// adaptive_pe
module adaptive_pe #(
    parameter integer MAX_WIDTH = 64,
    parameter integer MAX_ACC_WIDTH = 20   
)(
    input  wire                         clk,
    input  wire                         reset,
    input  wire                         ce,
    input  wire                         accumulate,
    input  wire                         test_mode,
    input  wire [2:0]                   precision_mode,
    input  wire [MAX_WIDTH-1:0]         weight_in,
    input  wire [MAX_WIDTH-1:0]         activation_in,
    input  wire [MAX_WIDTH-1:0]         mask_in,
    output reg  [MAX_ACC_WIDTH-1:0]     accumulated_sum,
    output wire                         clock_gated,
    output wire                         computation_skipped,
    output wire [2:0]                   active_precision   
);
Size in the first run: about 230 I/O pins.
export LEC_CHECK = 0
export CAP_MARGIN = 20
export CORE_MARGIN = 2
export CORE_UTILIZATION = 72
export CTS_CLUSTER_DIAMETER = 215
export CTS_CLUSTER_SIZE = 41
export PLACE_DENSITY = 0.36
export SLEW_MARGIN = 20
create_clock -name core_clock -period 11.5 [get_ports {clk}]
run.sh (not shown) runs the stock make flow with config.mk's settings and CLKGATE_MAP_FILE=.
The starting point aborted during global routing (5_1_grt).
Edit:
CORE_UTILIZATION = 67   (was 72)
CTS_CLUSTER_DIAMETER = not set   (was 215)
PLACE_DENSITY = not set   (was 0.36)
Now the flow completed and failed the layout checks on setup timing.
Synthesized area does not change.
Die area rose by 7.3%.
Synthesized cell count does not change.
Edit:
CORE_UTILIZATION = 72   (was 67)
PLACE_DENSITY_LB_ADDON = 0.22   (was not set)
What happened: The new run failed in global routing (5_1_grt); die area came out lower by about 7%; synthesized cell count stays the same; synthesized area is unchanged.
Edit:
CORE_UTILIZATION = 40   (was 72)
CTS_CLUSTER_SIZE = not set   (was 41)
PLACE_DENSITY_LB_ADDON = not set   (was 0.22)
clock period = 12.8 ns   (was 11.5 ns; I/O delays follow)
Outcome:
- This time the run passed the timing, design-rule and antenna checks
- synthesized cell count is unchanged
- die area rose by well over a third
- area after synthesis stays the same

* * *

Starting RTL as in the previous note.
export LEC_CHECK = 0
export ABC_AREA = 1
export CAP_MARGIN = 20
export CORE_ASPECT_RATIO = 1.43
export CORE_MARGIN = 2
export CORE_UTILIZATION = 72
export CTS_CLUSTER_DIAMETER = 169
export CTS_CLUSTER_SIZE = 99
export SLEW_MARGIN = 20
create_clock -name core_clock -period 4.22 [get_ports {clk}]
The baseline did not get past global routing.
==> next run, changes <==
--- a/flow/config.mk
+++ b/flow/config.mk
@@ -8 +7,0 @@
-export ABC_AREA = 1
@@ -10 +8,0 @@
-export CORE_ASPECT_RATIO = 1.43
@@ -12,3 +10 @@
-export CORE_UTILIZATION = 72
-export CTS_CLUSTER_DIAMETER = 169
-export CTS_CLUSTER_SIZE = 99
+export CORE_UTILIZATION = 15
==> flow/constraint.sdc (replaced) <==
create_clock -name core_clock -period 13.3 [get_ports {clk}]
set_input_delay 2.6600 -clock core_clock [delete_from_list [all_inputs] [get_ports {clk}]]
set_output_delay 2.6600 -clock core_clock [all_outputs]
set_load 0.01 [all_outputs]
Outcome: The new run went through all stages and came out clean. Die area climbs to 4.5 times its value. Area after synthesis drops by 4.4%. Synthesized cell count drops by 17%.
==> next run, changes <==
--- a/flow/config.mk
+++ b/flow/config.mk
@@ -10 +10,3 @@
-export CORE_UTILIZATION = 15
+export CORE_UTILIZATION = 38
+export CTS_CLUSTER_DIAMETER = 276
+export CTS_CLUSTER_SIZE = 100
==> flow/constraint.sdc (replaced) <==
create_clock -name core_clock -period 13.0 [get_ports {clk}]
set_input_delay 2.6000 -clock core_clock [delete_from_list [all_inputs] [get_ports {clk}]]
set_output_delay 2.6000 -clock core_clock [all_outputs]
set_load 0.01 [all_outputs]
Routed wire length shrinks by 12%.
Setup slack degrades by 0.16 ns.
Clock-buffer cell count came out lower by 1.
Cell area goes down by 5.2%.
Utilization rises by 26 points.
Final cell count came out lower by 27%.
==> next run, changes <==
--- a/flow/config.mk
+++ b/flow/config.mk
@@ -10,3 +10,2 @@
-export CORE_UTILIZATION = 38
-export CTS_CLUSTER_DIAMETER = 276
-export CTS_CLUSTER_SIZE = 100
+export CORE_UTILIZATION = 72
+export CTS_CLUSTER_SIZE = 34
==> flow/constraint.sdc (replaced) <==
create_clock -name core_clock -period 11.5 [get_ports {clk}]
set_input_delay 2.3000 -clock core_clock [delete_from_list [all_inputs] [get_ports {clk}]]
set_output_delay 2.3000 -clock core_clock [all_outputs]
set_load 0.01 [all_outputs]
Result: With this change the flow did not get past global routing with GRT-0232. Area after synthesis stays the same. Die area drops by well over a third. Synthesized cell count stays the same.

* * *

The RTL this note starts from:
==> flow/design.v <==
`timescale 1ns / 1ps
module sparse_detector #(
    parameter WORD_SIZE = 64
)(
    input  wire [WORD_SIZE-1:0] data_in,
    output wire                 is_zero,     
    output wire                 is_sparse    
);
    assign is_zero = (data_in == {WORD_SIZE{1'b0}});
    function integer count_ones;
        input [WORD_SIZE-1:0] v;
        integer i, cnt;
        begin
            cnt = 0;
            for (i = 0; i < WORD_SIZE; i = i + 1)
                cnt = cnt + v[i];
            count_ones = cnt;
        end
    endfunction
    wire [6:0] ones_count = count_ones(data_in);
    assign is_sparse = (ones_count < (WORD_SIZE / 10));
endmodule
`timescale 1ns / 1ps
module adaptive_pe #(
    parameter integer MAX_WIDTH = 64,
    parameter integer MAX_ACC_WIDTH = 20   
)(
    input  wire                         clk,
    input  wire                         reset,
    input  wire                         ce,
    input  wire                         accumulate,
    input  wire                         test_mode,
    input  wire [2:0]                   precision_mode,
    input  wire [MAX_WIDTH-1:0]         weight_in,
    input  wire [MAX_WIDTH-1:0]         activation_in,
    input  wire [MAX_WIDTH-1:0]         mask_in,
    output reg  [MAX_ACC_WIDTH-1:0]     accumulated_sum,
    output wire                         clock_gated,
    output wire                         computation_skipped,
    output wire [2:0]                   active_precision   
);
    reg [6:0] active_bits;       
    reg [5:0] parallel_ops;      
    reg [8:0] max_value;         
    always @(*) begin
        case (precision_mode)
            3'b000: begin   
                active_bits = 7'd64;
                parallel_ops = 6'd64;
                max_value = 9'd1;
            end
            3'b001: begin   
                active_bits = 7'd64;
                parallel_ops = 6'd32;
                max_value = 9'd3;
            end
            3'b010: begin   
                active_bits = 7'd64;
                parallel_ops = 6'd16;
                max_value = 9'd15;
            end
            3'b011: begin   
                active_bits = 7'd64;
                parallel_ops = 6'd8;
                max_value = 9'd255;
            end
            default: begin   
                active_bits = 7'd64;
                parallel_ops = 6'd64;
                max_value = 9'd1;
            end
        endcase
    end
    assign active_precision = precision_mode;
    wire weight_is_zero, activation_is_zero;
    wire weight_is_sparse, activation_is_sparse;
    sparse_detector #(
        .WORD_SIZE(MAX_WIDTH)
    ) weight_detector (
        .data_in(weight_in),
        .is_zero(weight_is_zero),
        .is_sparse(weight_is_sparse)
    );
    sparse_detector #(
        .WORD_SIZE(MAX_WIDTH)
    ) activation_detector (
        .data_in(activation_in),
        .is_zero(activation_is_zero),
        .is_sparse(activation_is_sparse)
    );
    wire skip_compute = weight_is_zero || activation_is_zero;
    assign computation_skipped = skip_compute && ce;
    wire pe_enable = ce && !skip_compute;
    wire acc_enable = pe_enable || test_mode;
    assign clock_gated = !pe_enable;
    reg [MAX_ACC_WIDTH-1:0] compute_result;
    always @(*) begin
        case (precision_mode)
            3'b000: compute_result = compute_1bit();
            3'b001: compute_result = compute_2bit();
            3'b010: compute_result = compute_4bit();
            3'b011: compute_result = compute_8bit();
            default: compute_result = {MAX_ACC_WIDTH{1'b0}};
        endcase
    end
    function [MAX_ACC_WIDTH-1:0] compute_1bit;
        reg [MAX_WIDTH-1:0] xnor_result;
        integer i, count;
        begin
            xnor_result = ~(weight_in ^ activation_in) & mask_in;
            count = 0;
            for (i = 0; i < MAX_WIDTH; i = i + 1) begin
                count = count + xnor_result[i];
            end
            compute_1bit = count[MAX_ACC_WIDTH-1:0];
        end
    endfunction
    function [MAX_ACC_WIDTH-1:0] compute_2bit;
        integer i;
        reg [1:0] w, a;
        reg [3:0] product;
        integer sum;
        begin
            sum = 0;
            for (i = 0; i < 32; i = i + 1) begin
                w = weight_in[i*2 +: 2];
                a = activation_in[i*2 +: 2];
                product = w * a;   
                sum = sum + product;
            end
            compute_2bit = sum[MAX_ACC_WIDTH-1:0];
        end
    endfunction
    function [MAX_ACC_WIDTH-1:0] compute_4bit;
        integer i;
        reg [3:0] w, a;
        reg [7:0] product;
        integer sum;
        begin
            sum = 0;
            for (i = 0; i < 16; i = i + 1) begin
                w = weight_in[i*4 +: 4];
                a = activation_in[i*4 +: 4];
                product = w * a;   
                sum = sum + product;
            end
            compute_4bit = sum[MAX_ACC_WIDTH-1:0];
        end
    endfunction
    function [MAX_ACC_WIDTH-1:0] compute_8bit;
        integer i;
        reg [7:0] w, a;
        reg [15:0] product;
        integer sum;
        begin
            sum = 0;
            for (i = 0; i < 8; i = i + 1) begin
                w = weight_in[i*8 +: 8];
                a = activation_in[i*8 +: 8];
                product = w * a;   
                sum = sum + product;
            end
            compute_8bit = sum[MAX_ACC_WIDTH-1:0];
        end
    endfunction
    always @(posedge clk or posedge reset) begin
        if (reset) begin
            accumulated_sum <= {MAX_ACC_WIDTH{1'b0}};
        end else if (acc_enable) begin
            if (!accumulate) begin
                accumulated_sum <= {MAX_ACC_WIDTH{1'b0}};
            end else begin
                accumulated_sum <= accumulated_sum + compute_result;
            end
        end
    end
endmodule
==> flow/config.mk <==
export PLATFORM = sky130hd
export DESIGN_NAME = adaptive_pe
export DESIGN_NICKNAME = adaptive_pe
export VERILOG_FILES = /design/flow/design.v
export SDC_FILE = /design/flow/constraint.sdc
export NUM_CORES = 4
export LEC_CHECK = 0
export ABC_AREA = 1
export CAP_MARGIN = 35
export CELL_PAD_IN_SITES_GLOBAL_PLACEMENT = 1
export CORE_ASPECT_RATIO = 0.63
export CORE_MARGIN = 2
export CORE_UTILIZATION = 29
export GPL_TIMING_DRIVEN = 0
export HOLD_SLACK_MARGIN = 0.16
export SLEW_MARGIN = 20
export TNS_END_PERCENT = 45
==> flow/constraint.sdc <==
create_clock -name core_clock -period 13.0 [get_ports {clk}]
set_input_delay 2.6000 -clock core_clock [delete_from_list [all_inputs] [get_ports {clk}]]
set_output_delay 2.6000 -clock core_clock [all_outputs]
set_load 0.01 [all_outputs]
The starting point completed without violations.
Then changed:
ABC_AREA = unset   (was 1)
CAP_MARGIN = 20   (was 35)
CELL_PAD_IN_SITES_GLOBAL_PLACEMENT = unset   (was 1)
CORE_ASPECT_RATIO = unset   (was 0.63)
CORE_UTILIZATION = 65   (was 29)
CTS_CLUSTER_DIAMETER = 276   (was unset)
CTS_CLUSTER_SIZE = 100   (was unset)
GPL_TIMING_DRIVEN = unset   (was 0)
HOLD_SLACK_MARGIN = 0.24   (was 0.16)
TNS_END_PERCENT = 5   (was 45)
- count of clock-buffer cells in the layout goes up by 1
- worst setup slack degrades by 300 ps
- via count went up by 0.35%
- area after synthesis came out lower by 4.4%
- maximum frequency drops by 2.3%
- wire length decreases by 12%
- design area drops by 5.0%
- global-route usage is higher by 27 points
- die area went down by 57%
Then changed:
ABC_AREA = 1   (was unset)
CAP_MARGIN = 35   (was 20)
CELL_PAD_IN_SITES_GLOBAL_PLACEMENT = 1   (was unset)
CORE_ASPECT_RATIO = 0.63   (was unset)
CORE_MARGIN = 4   (was 2)
CORE_UTILIZATION = 38   (was 65)
CTS_CLUSTER_DIAMETER = 179   (was 276)
CTS_CLUSTER_SIZE = unset   (was 100)
GPL_TIMING_DRIVEN = 0   (was unset)
HOLD_SLACK_MARGIN = 0.16   (was 0.24)
MAX_ROUTING_LAYER = met5   (was unset)
MIN_ROUTING_LAYER = met2   (was unset)
TNS_END_PERCENT = 45   (was 5)
The new run died in global routing (5_1_grt) on GRT-0116.
Die size grows by well over a third.
Synthesized area grows by a few percent.
Synthesized cell count grows by about a fifth.
Then changed:
CAP_MARGIN = 20   (was 35)
CELL_PAD_IN_SITES_GLOBAL_PLACEMENT = unset   (was 1)
CORE_ASPECT_RATIO = 1.43   (was 0.63)
CORE_MARGIN = 2   (was 4)
CORE_UTILIZATION = 72   (was 38)
CTS_CLUSTER_DIAMETER = unset   (was 179)
CTS_CLUSTER_SIZE = 99   (was unset)
GPL_TIMING_DRIVEN = unset   (was 0)
HOLD_SLACK_MARGIN = unset   (was 0.16)
MAX_ROUTING_LAYER = unset   (was met5)
MIN_ROUTING_LAYER = unset   (was met2)
TNS_END_PERCENT = unset   (was 45)
clock period = 4.43 ns   (was 13.0 ns; I/O delays follow)
=> The new run never finished: it broke off in global routing (5_1_grt). Die size went down by 48%. Synthesized cell count does not change. Area after synthesis does not change.

* * *

// adaptive_pe: RTL as listed in full above, without the edits since
make LEC_CHECK=0 CAP_MARGIN=20 CORE_MARGIN=2 CORE_UTILIZATION=66 SETUP_SLACK_MARGIN=2.09 SLEW_MARGIN=20 finish   # period 8.38 ns
The first run reached the layout checks and failed them: setup timing.
Rerun with:
ABC_AREA = 1   (was default)
CORE_UTILIZATION = 71   (was 66)
CTS_CLUSTER_SIZE = 75   (was default)
MAX_ROUTING_LAYER = met4   (was default)
PLACE_DENSITY_LB_ADDON = 0.01   (was default)
clock period = 7.93 ns   (was 8.38 ns; I/O delays follow)
The changed run stopped in global routing (5_1_grt) (GRT-0232); synthesized area rises by 4.6%; synthesized cell count rises by 20%; die size falls by 2.7%.
Rerun with:
ABC_AREA = default   (was 1)
CORE_UTILIZATION = 40   (was 71)
CTS_CLUSTER_DIAMETER = 350   (was default)
CTS_CLUSTER_SIZE = default   (was 75)
MAX_ROUTING_LAYER = default   (was met4)
PLACE_DENSITY_LB_ADDON = default   (was 0.01)
SETUP_SLACK_MARGIN = default   (was 2.09)
TNS_END_PERCENT = 25   (was default)
clock period = 13.0 ns   (was 7.93 ns; I/O delays follow)
What happened:
- This time the run went through all stages and came out clean
- area after synthesis decreases by a few percent
- die area increases by well over a third
- synthesized cell count decreases by about a fifth
Rerun with:
CAP_MARGIN = 40   (was 20)
CORE_UTILIZATION = 72   (was 40)
CTS_CLUSTER_DIAMETER = 276   (was 350)
CTS_CLUSTER_SIZE = 100   (was default)
HOLD_SLACK_MARGIN = 0.24   (was default)
PLACE_DENSITY = 0.79   (was default)
TNS_END_PERCENT = 5   (was 25)
What happened: Register-to-register slack is worse by 0.13 ns. Cell count falls by 12%. Design area falls by 3.1%. Wire length falls by 9.9%. Synthesized cell count does not change.
Rerun with:
CAP_MARGIN = 20   (was 40)
CTS_CLUSTER_DIAMETER = default   (was 276)
CTS_CLUSTER_SIZE = 41   (was 100)
HOLD_SLACK_MARGIN = default   (was 0.24)
PLACE_DENSITY = default   (was 0.79)
PLACE_DENSITY_LB_ADDON = 0.22   (was default)
clock period = 11.5 ns   (was 13.0 ns; I/O delays follow)
The new run aborted during global routing (5_1_grt) (GRT-0116). Area after synthesis does not change. Die size stays the same. Synthesized cell count stays the same.

* * *

v2:
Starts from the design.v that is shown in full above.
export LEC_CHECK = 0
export CAP_MARGIN = 20
export CORE_MARGIN = 2
export CORE_UTILIZATION = 72
export CTS_CLUSTER_DIAMETER = 323
export CTS_CLUSTER_SIZE = 41
export MAX_ROUTING_LAYER = met4
export SLEW_MARGIN = 20
create_clock -name core_clock -period 11.5 [get_ports {clk}]
Status(v2) = ERROR, stage = global routing (5_1_grt)
Input-level comparison between v6 and v2:
Settings: CTS_CLUSTER_SIZE: 41 -> unset; CTS_CLUSTER_DIAMETER: 323 -> unset; MAX_ROUTING_LAYER: met4 -> unset; CORE_UTILIZATION: 72 -> 40; the clock period (ns, I/O delays scaled along): 11.5 -> 13.0.
### Flow results
v2 and v6: one clean run, v6; the rest did not finish clean.
Note that the area of the core recorded for v6 amounts to 1.8 times the value seen in v2.
Compared with v2, v6 shows a die size that is about 80% higher.
[v6] number of gates resized after cts fell 367 relative to v2
Compared with v2, v6 shows a lower number of buffers added for setup after CTS.
Minimum setup slack after placement up 1060 ps in v6 wrt v2
On vertical die dimension, the lower figure sits with v2, not v6.
Against v2, v6 comes in 33 points lower on share of the core filled by cells before placement.
Inputs modified between v6 and v46:
Settings: CTS_CLUSTER_SIZE newly set to 34; MAX_ROUTING_LAYER newly set to met4; CORE_UTILIZATION changed from 40 to 72; the clock period (ns, I/O delays scaled along) changed from 13.0 to 11.2.
Notes after the runs:
Tool error GRT-0232 stopped v46 during global routing (5_1_grt); no final results.
No stage failed in v6, and the final checks on the layout all came back clean.
Between v6 and v46, the difference in yosys-reported design area after synthesis is negligible.
Vertical die dimension (higher): v6
Post-CTS setup repair buffer count (higher): v46
Comparing v6 and v46, total die size is lower on v46.
NOTE standard-cell row count v6->v46 decreased by more than a quarter
Post-cts hold-fix buffer tally came out exactly the same in v6 and v46.
Between v46 and v6, the synthesized cell area does not differ in any meaningful way.
Cmp v6 and v46 / number of gates given a new drive strength after cts / higher: v46
[inputs] v56 vs v46
Settings: TNS_END_PERCENT newly set to 5; CAP_MARGIN changed from 20 to 10; HOLD_SLACK_MARGIN newly set to -0.08; PLACE_DENSITY newly set to 0.67; CTS_CLUSTER_SIZE changed from 34 to 62.
==> results <==
Status v56: flow complete, layout not clean - capacitance limit, slew limit, setup timing
Reported for v56 and v46, total cells reported by yosys after synthesis turned out identical to the last digit.
Diff v46..v56 | cell count after placement | unchanged
Any difference in yosys stat chip area between v46 and v56 is small enough to ignore.
Changes observed in v56 relative to v46: maximum buffer depth of the clock tree was more or less identical; total setup buffers inserted after CTS down 63; cell resize tally after clock tree synthesis -570.
For synthesized area, v56 and v46 come out practically identical.
Re number of H-tree levels: no difference whatsoever between v46 and v56.
~same initial cell density of the core in v56 and v46
